Design aoc_solver_top, start of the top module:
module aoc_solver_top #(
    parameter WIDTH    = 32,
    parameter HEIGHT   = 32,
    parameter LOG_SIZE = 10
) (
    input         clear,
    input         clock,
    input  [31:0] reg_wdata,
    input         reg_write_strobe,
    input  [3:0]  reg_addr,
    output [31:0] reg_rdata
);
For scale: about 6100 cells after synthesis, roughly 2200 flip-flops.
Settings: LEC_CHECK=0, CAP_MARGIN=20, CELL_PAD_IN_SITES_DETAIL_PLACEMENT=0, CORE_MARGIN=2, CORE_UTILIZATION=72, CTS_CLUSTER_SIZE=14, HOLD_SLACK_MARGIN=0.09, PLACE_DENSITY=0.61, SETUP_SLACK_MARGIN=-0.21, SLEW_MARGIN=30; clock period 3.04 ns.
run.sh (not shown) runs the stock make flow with config.mk's settings and CLKGATE_MAP_FILE=.
The first run finished but fails on setup timing.
Rerun with:
==> flow/config.mk (replaced) <==
export PLATFORM = sky130hd
export DESIGN_NAME = aoc_solver_top
export DESIGN_NICKNAME = aoc_solver_top
export VERILOG_FILES = /design/flow/design.v
export SDC_FILE = /design/flow/constraint.sdc
export NUM_CORES = 4
export LEC_CHECK = 0
export CAP_MARGIN = 0
export CELL_PAD_IN_SITES_DETAIL_PLACEMENT = 0
export CORE_MARGIN = 2
export CORE_UTILIZATION = 69
export CTS_CLUSTER_SIZE = 57
export HOLD_SLACK_MARGIN = 0.09
export SETUP_SLACK_MARGIN = 0.92
export SLEW_MARGIN = 30
==> flow/constraint.sdc (replaced) <==
create_clock -name core_clock -period 3.2 [get_ports {clock}]
set_input_delay 0.6400 -clock core_clock [delete_from_list [all_inputs] [get_ports {clock}]]
set_output_delay 0.6400 -clock core_clock [all_outputs]
set_load 0.01 [all_outputs]
The changed run ran to the end with violations: setup timing.
Die area grows by 4.3%.
Worst setup slack improved by 0.25 ns.
Final cell count grows by 3.2%.
Utilization grows by 2.9 points.
Synthesized area is unchanged.
Worst hold slack improved by 0.026 ns.
Via count grows by 6.5%.
Critical path depth shrinks by 1.
Total power shrinks by 3.3%.
Sequential cell count is unchanged.
Wire length grows by 19%.


run 1:
aoc_solver_top again, from the RTL that the note above started with.
==> flow/design.v (excerpt) <==
module aoc_solver_top #(
    parameter WIDTH    = 32,
    parameter HEIGHT   = 32,
    parameter LOG_SIZE = 10
) (
    input         clear,
    input         clock,
    input  [31:0] reg_wdata,
    input         reg_write_strobe,
    input  [3:0]  reg_addr,
    output [31:0] reg_rdata
);
clock: 3.64 ns
lec_check: 0
cap_margin: 20
cell_pad_in_sites_detail_placement: 0
core_aspect_ratio: 0.95
core_margin: 2
core_utilization: 69
cts_cluster_size: 57
hold_slack_margin: 0.09
slew_margin: 30
Completing all stages was not enough for run 1: its layout failed the final checks because of negative setup slack.
Edits applied to the flow inputs when going from run 1 to run 2:
==> flow/config.mk <==
export PLATFORM = sky130hd
export DESIGN_NAME = aoc_solver_top
export DESIGN_NICKNAME = aoc_solver_top
export VERILOG_FILES = /design/flow/design.v
export SDC_FILE = /design/flow/constraint.sdc
export NUM_CORES = 4
export LEC_CHECK = 0
export CAP_MARGIN = 20
export CORE_MARGIN = 2
export CORE_UTILIZATION = 55
export CTS_CLUSTER_SIZE = 97
export SLEW_MARGIN = 20
==> flow/constraint.sdc <==
create_clock -name core_clock -period 4.59 [get_ports {clock}]
set_input_delay 0.9180 -clock core_clock [delete_from_list [all_inputs] [get_ports {clock}]]
set_output_delay 0.9180 -clock core_clock [all_outputs]
set_load 0.01 [all_outputs]
## What came out
Having completed the whole flow, run 2 delivered a layout that passed the timing, design-rule and antenna checks.
The final reports for run 2 and run 1 show met3 track demand over resource in global routing lower in the former.
On tap cell count: run 2 sits above run 1.
Run 2 ended with more sequential share of layout area than run 1.
[compare] base=run 1 new=run 2: overall fraction of global-route tracks in use went down, sum of routed wire segments on met1 went up 4100 um, largest net degree at the start of global routing now larger.
When run 2 is measured against run 1, its final design instance area without fill turns out 0.48% lower.
Synthesized area: run 1 vs run 2 — no meaningful difference
The final setup slack of the worst path reported for run 2 is greater than that of run 1 by 0.91 ns.
What run 1 reported for clock-buffer cell count has to be multiplied by 1.06 to get the figure for run 2.
Compared with run 1, run 2 shows a lower largest stage delay on the critical path.
Edits applied to the flow inputs when going from run 2 to run 3:
diff --git a/flow/config.mk b/flow/config.mk
--- a/flow/config.mk
+++ b/flow/config.mk
@@ -8,5 +8,4 @@
 export CAP_MARGIN = 20
 export CORE_MARGIN = 2
-export CORE_UTILIZATION = 55
-export CTS_CLUSTER_SIZE = 97
+export CORE_UTILIZATION = 40
 export SLEW_MARGIN = 20
==> flow/constraint.sdc <==
create_clock -name core_clock -period 2.41 [get_ports {clock}]
set_input_delay 0.4820 -clock core_clock [delete_from_list [all_inputs] [get_ports {clock}]]
set_output_delay 0.4820 -clock core_clock [all_outputs]
set_load 0.01 [all_outputs]
Findings:
Compared run 3 vs run 2, and arrival time of the worst setup path is down in run 3.
From the logs: run 3 reached the end of the flow and failed the layout checks with negative setup slack.
Summary: worst slack at placement, run 3 worse than run 2
Run 3 gives more switching power summed over all nets than run 2 did.
In the reports for run 3 and run 2, the smaller number of endpoints failing setup at the final stage belongs to run 2.
Run 3: clock group power about 100% above run 2
Run 3 against run 2: core utilization of the finished layout fell by 12 points, total design power saw an increase, sequential share of layout area went down, global-route usage fell 5.1 points.
Compared to run 2, run 3 shows a narrower setup margin.
For run 4, these inputs were changed with respect to run 3:
diff --git a/flow/config.mk b/flow/config.mk
--- a/flow/config.mk
+++ b/flow/config.mk
@@ -7,5 +7,9 @@
 export LEC_CHECK = 0
 export CAP_MARGIN = 20
+export CORE_ASPECT_RATIO = 0.71
 export CORE_MARGIN = 2
-export CORE_UTILIZATION = 40
+export CORE_UTILIZATION = 72
+export CTS_CLUSTER_DIAMETER = 147
+export PLACE_DENSITY = 0.63
+export SETUP_SLACK_MARGIN = 0.7
 export SLEW_MARGIN = 20
==> flow/constraint.sdc <==
create_clock -name core_clock -period 4.9 [get_ports {clock}]
set_input_delay 0.9800 -clock core_clock [delete_from_list [all_inputs] [get_ports {clock}]]
set_output_delay 0.9800 -clock core_clock [all_outputs]
set_load 0.01 [all_outputs]
Findings:
Across run 3 and run 4, a clean result was obtained everywhere but in run 3.
The flow for run 3 finished, though final verification flagged negative setup slack.
Taking run 3 as the reference, in run 4 met1 usage now sits higher; total track usage now sits higher; clock-buffer cell count now sits lower.
Diff run 3 -> run 4: total grt overflow ~0 delta, worst path required time +2.38 ns, worst-case setup margin in the final layout +2.02 ns.
For run 4, the worst-path cell with the longest stage delay was sky130_fd_sc_hd__dfxtp_4, unlike run 3, where it was sky130_fd_sc_hd__or4_4.
Cell area | run 4 vs run 3 | run 4 smaller
diff inputs: run 4 => run 5
==> flow/config.mk <==
export PLATFORM = sky130hd
export DESIGN_NAME = aoc_solver_top
export DESIGN_NICKNAME = aoc_solver_top
export VERILOG_FILES = /design/flow/design.v
export SDC_FILE = /design/flow/constraint.sdc
export NUM_CORES = 4
export LEC_CHECK = 0
export CAP_MARGIN = 20
export CORE_MARGIN = 2
export CORE_UTILIZATION = 40
export SLEW_MARGIN = 20
==> flow/constraint.sdc <==
create_clock -name core_clock -period 5.0 [get_ports {clock}]
set_input_delay 1.0000 -clock core_clock [delete_from_list [all_inputs] [get_ports {clock}]]
set_output_delay 1.0000 -clock core_clock [all_outputs]
set_load 0.01 [all_outputs]
Findings:
- Run 5 finished all stages; the layout is clean.
- Compared with run 4, run 5 shows clock latency on the worst-skew pair higher by 0.05 ns.
- Run 5 against run 4: required time of the worst setup path down 1.53 ns; final core utilization down 35 points; sum of routed wire length over all layers up 2.6%; global-route wire length before repair up 9700 um.
- Compared with run 4, in run 5 final cell count without fillers rose about 16%; design area higher.
### run 5 -> run 6
diff --git a/flow/config.mk b/flow/config.mk
--- a/flow/config.mk
+++ b/flow/config.mk
@@ -8,4 +8,4 @@
 export CAP_MARGIN = 20
 export CORE_MARGIN = 2
-export CORE_UTILIZATION = 40
+export CORE_UTILIZATION = 21
 export SLEW_MARGIN = 20
==> flow/constraint.sdc <==
create_clock -name core_clock -period 5.23 [get_ports {clock}]
set_input_delay 1.0460 -clock core_clock [delete_from_list [all_inputs] [get_ports {clock}]]
set_output_delay 1.0460 -clock core_clock [all_outputs]
set_load 0.01 [all_outputs]
Findings:
For run 6 and run 5, there was not a single run that failed to finish clean. Diff run 5 -> run 6: overall fraction of global-route tracks in use dropped 8.0 points; core area climbed 90%. | critical path depth | higher: run 6 |. A path type of the worst setup path of reg2reg is what run 6 shows, while in2out belongs to run 5. Diff run 5..run 6 | final cycle utilization of the critical path | negligible. Summary: with run 5 as the reference, total internal power in run 6 moved down by a few percent. Delta (run 6 minus run 5): multi-input combinational area share lower, number of non-filler instances in the completed layout +about 26%. There was hardly any difference in total number of nets in the final design between run 6 and run 5. Run 6 ends up with a area added between synthesis and finish that is 3.5 points higher than in run 5.


== v1 ==
aoc_solver_top again, from the RTL that the note above started with.
Settings: LEC_CHECK=0, CAP_MARGIN=20, CELL_PAD_IN_SITES_GLOBAL_PLACEMENT=2, CORE_ASPECT_RATIO=1.53, CORE_MARGIN=8, CORE_UTILIZATION=43, CTS_CLUSTER_SIZE=31, GPL_ROUTABILITY_DRIVEN=0, HOLD_SLACK_MARGIN=0.16, MAX_ROUTING_LAYER=met4, SETUP_SLACK_MARGIN=1.11, SLEW_MARGIN=30, TNS_END_PERCENT=65; clock period 5.0 ns.
### v1 -> v55
# v1
export LEC_CHECK = 0
export CAP_MARGIN = 20
export CELL_PAD_IN_SITES_GLOBAL_PLACEMENT = 2
export CORE_ASPECT_RATIO = 1.53
export CORE_MARGIN = 8
export CORE_UTILIZATION = 43
export CTS_CLUSTER_SIZE = 31
export GPL_ROUTABILITY_DRIVEN = 0
export HOLD_SLACK_MARGIN = 0.16
export MAX_ROUTING_LAYER = met4
export SETUP_SLACK_MARGIN = 1.11
export SLEW_MARGIN = 30
export TNS_END_PERCENT = 65
create_clock -name core_clock -period 5.0 [get_ports {clock}]
# v55
export LEC_CHECK = 0
export CAP_MARGIN = 20
export CORE_MARGIN = 2
export CORE_UTILIZATION = 68
export SLEW_MARGIN = 20
create_clock -name core_clock -period 4.0 [get_ports {clock}]
==> comparison <==
Between v55 and v1, it is v55 whose peak supply drop is higher, by 45%.
Sort v55 and v1 by insertion delay of the later-clocked pin in the worst-skew pair desc -> top: v1
| sum of internal, switching and leakage power | v55 vs v1 | worse |
A standard cell with the maximum stage delay on the critical path of clkdlybuf4s50_1 is what v1 shows, while or4_1 belongs to v55.
Inputs modified between v55 and v54:
# v55
export LEC_CHECK = 0
export CAP_MARGIN = 20
export CORE_MARGIN = 2
export CORE_UTILIZATION = 68
export SLEW_MARGIN = 20
create_clock -name core_clock -period 4.0 [get_ports {clock}]
# v54
export LEC_CHECK = 0
export ABC_AREA = 0
export CAP_MARGIN = 30
export CORE_ASPECT_RATIO = 0.63
export CORE_MARGIN = 2
export CORE_UTILIZATION = 26
export SLEW_MARGIN = 20
create_clock -name core_clock -period 5.0 [get_ports {clock}]
Notes after the runs:
Final worst-path cycle share was higher in v55 than in v54. As far as number of sequential storage elements goes, v54 and v55 are indistinguishable; the numbers are identical. As of v54, internal cell power had fallen by more than 10% compared to v55. Power: v54 < v55. As far as sequential standard cell area is concerned, v55 and v54 perform about the same. Max-capacitance violation count came out exactly the same in v54 and v55. Non-clock buffer total of the final layout (higher): v55. A cell with the largest stage delay on the worst path of or4_1 is what v55 shows, while fa_1 belongs to v54.
Changes in v21 relative to v54:
# v54
export LEC_CHECK = 0
export ABC_AREA = 0
export CAP_MARGIN = 30
export CORE_ASPECT_RATIO = 0.63
export CORE_MARGIN = 2
export CORE_UTILIZATION = 26
export SLEW_MARGIN = 20
create_clock -name core_clock -period 5.0 [get_ports {clock}]
# v21
export LEC_CHECK = 0
export CAP_MARGIN = 20
export CORE_MARGIN = 2
export CORE_UTILIZATION = 40
export SLEW_MARGIN = 20
create_clock -name core_clock -period 4.0 [get_ports {clock}]
--- outcome ---
On maximum operating frequency: between v21 and v54, it ends up lower for v54.
The number of inserted diodes number comes out higher for v54 vs v21.
v54 ended up with cur_x_pipe[35][7]$_SDFF_PP0_ as its worst setup path startpoint; v21 ended up with read_addr[0]$_SDFF_PP0_.
Setup slack in v21 is smaller than in v54.
v21 vs v54 — portion of the layout cell area used by clock cells rose 1.1 points.
Looking at clock network latency to the later pin of the worst-skew pair, v21 sits 0.02 ns above v54.
Compared with v54, in v21 power share of the clock group increased 2.3 points; post-route minimum period shrank by 0.12 ns.
Comparing detailed route wirelength on metal3 for v21 and v54, the bigger number came from v54.
### v21 -> v2
# v21
export LEC_CHECK = 0
export CAP_MARGIN = 20
export CORE_MARGIN = 2
export CORE_UTILIZATION = 40
export SLEW_MARGIN = 20
create_clock -name core_clock -period 4.0 [get_ports {clock}]
# v2
export LEC_CHECK = 0
export ABC_AREA = 1
export CAP_MARGIN = 10
export CORE_ASPECT_RATIO = 0.63
export CORE_MARGIN = 2
export CORE_UTILIZATION = 40
export SLEW_MARGIN = 20
create_clock -name core_clock -period 5.0 [get_ports {clock}]
==> results <==
- Going from v21 to v2, number of detailed-route iterations in the first pass went up by 1; detailed-route via count went up by 10421; wire length after detailed routing went up by 8.5%.
- Run comparison: v21 type of the worst setup path flip-flop to flip-flop; v2 type of the worst setup path input port to primary output
Input changes introduced in v30 (baseline for comparison: v2):
# v2
export LEC_CHECK = 0
export ABC_AREA = 1
export CAP_MARGIN = 10
export CORE_ASPECT_RATIO = 0.63
export CORE_MARGIN = 2
export CORE_UTILIZATION = 40
export SLEW_MARGIN = 20
create_clock -name core_clock -period 5.0 [get_ports {clock}]
# v30
export LEC_CHECK = 0
export CAP_MARGIN = 20
export CELL_PAD_IN_SITES_GLOBAL_PLACEMENT = 2
export CORE_ASPECT_RATIO = 1.53
export CORE_MARGIN = 8
export CORE_UTILIZATION = 40
export CTS_CLUSTER_SIZE = 95
export HOLD_SLACK_MARGIN = 0.16
export SLEW_MARGIN = 20
export TNS_END_PERCENT = 65
create_clock -name core_clock -period 5.0 [get_ports {clock}]
--- outcome ---
Per the comparison of v30 with v2, total power consumption of the routed design increased about 4%, mean post-synth cell area rose by 3.8 sq um, worst hold slack went up 0.063 ns, vias after detailed routing decreased 19%.
Clock insertion delay at the later pin of the skew report for v30: 0.02 ns up relative to v2
Looking only at count of buffers not belonging to the clock network in the layout, and setting everything else aside, the higher value of v2 and v30 goes to v30.
Delta(post-synthesis xor/xnor area fraction, v30 - v2) > 0
No activity file was given, so power comes from the tool's default toggle rates.
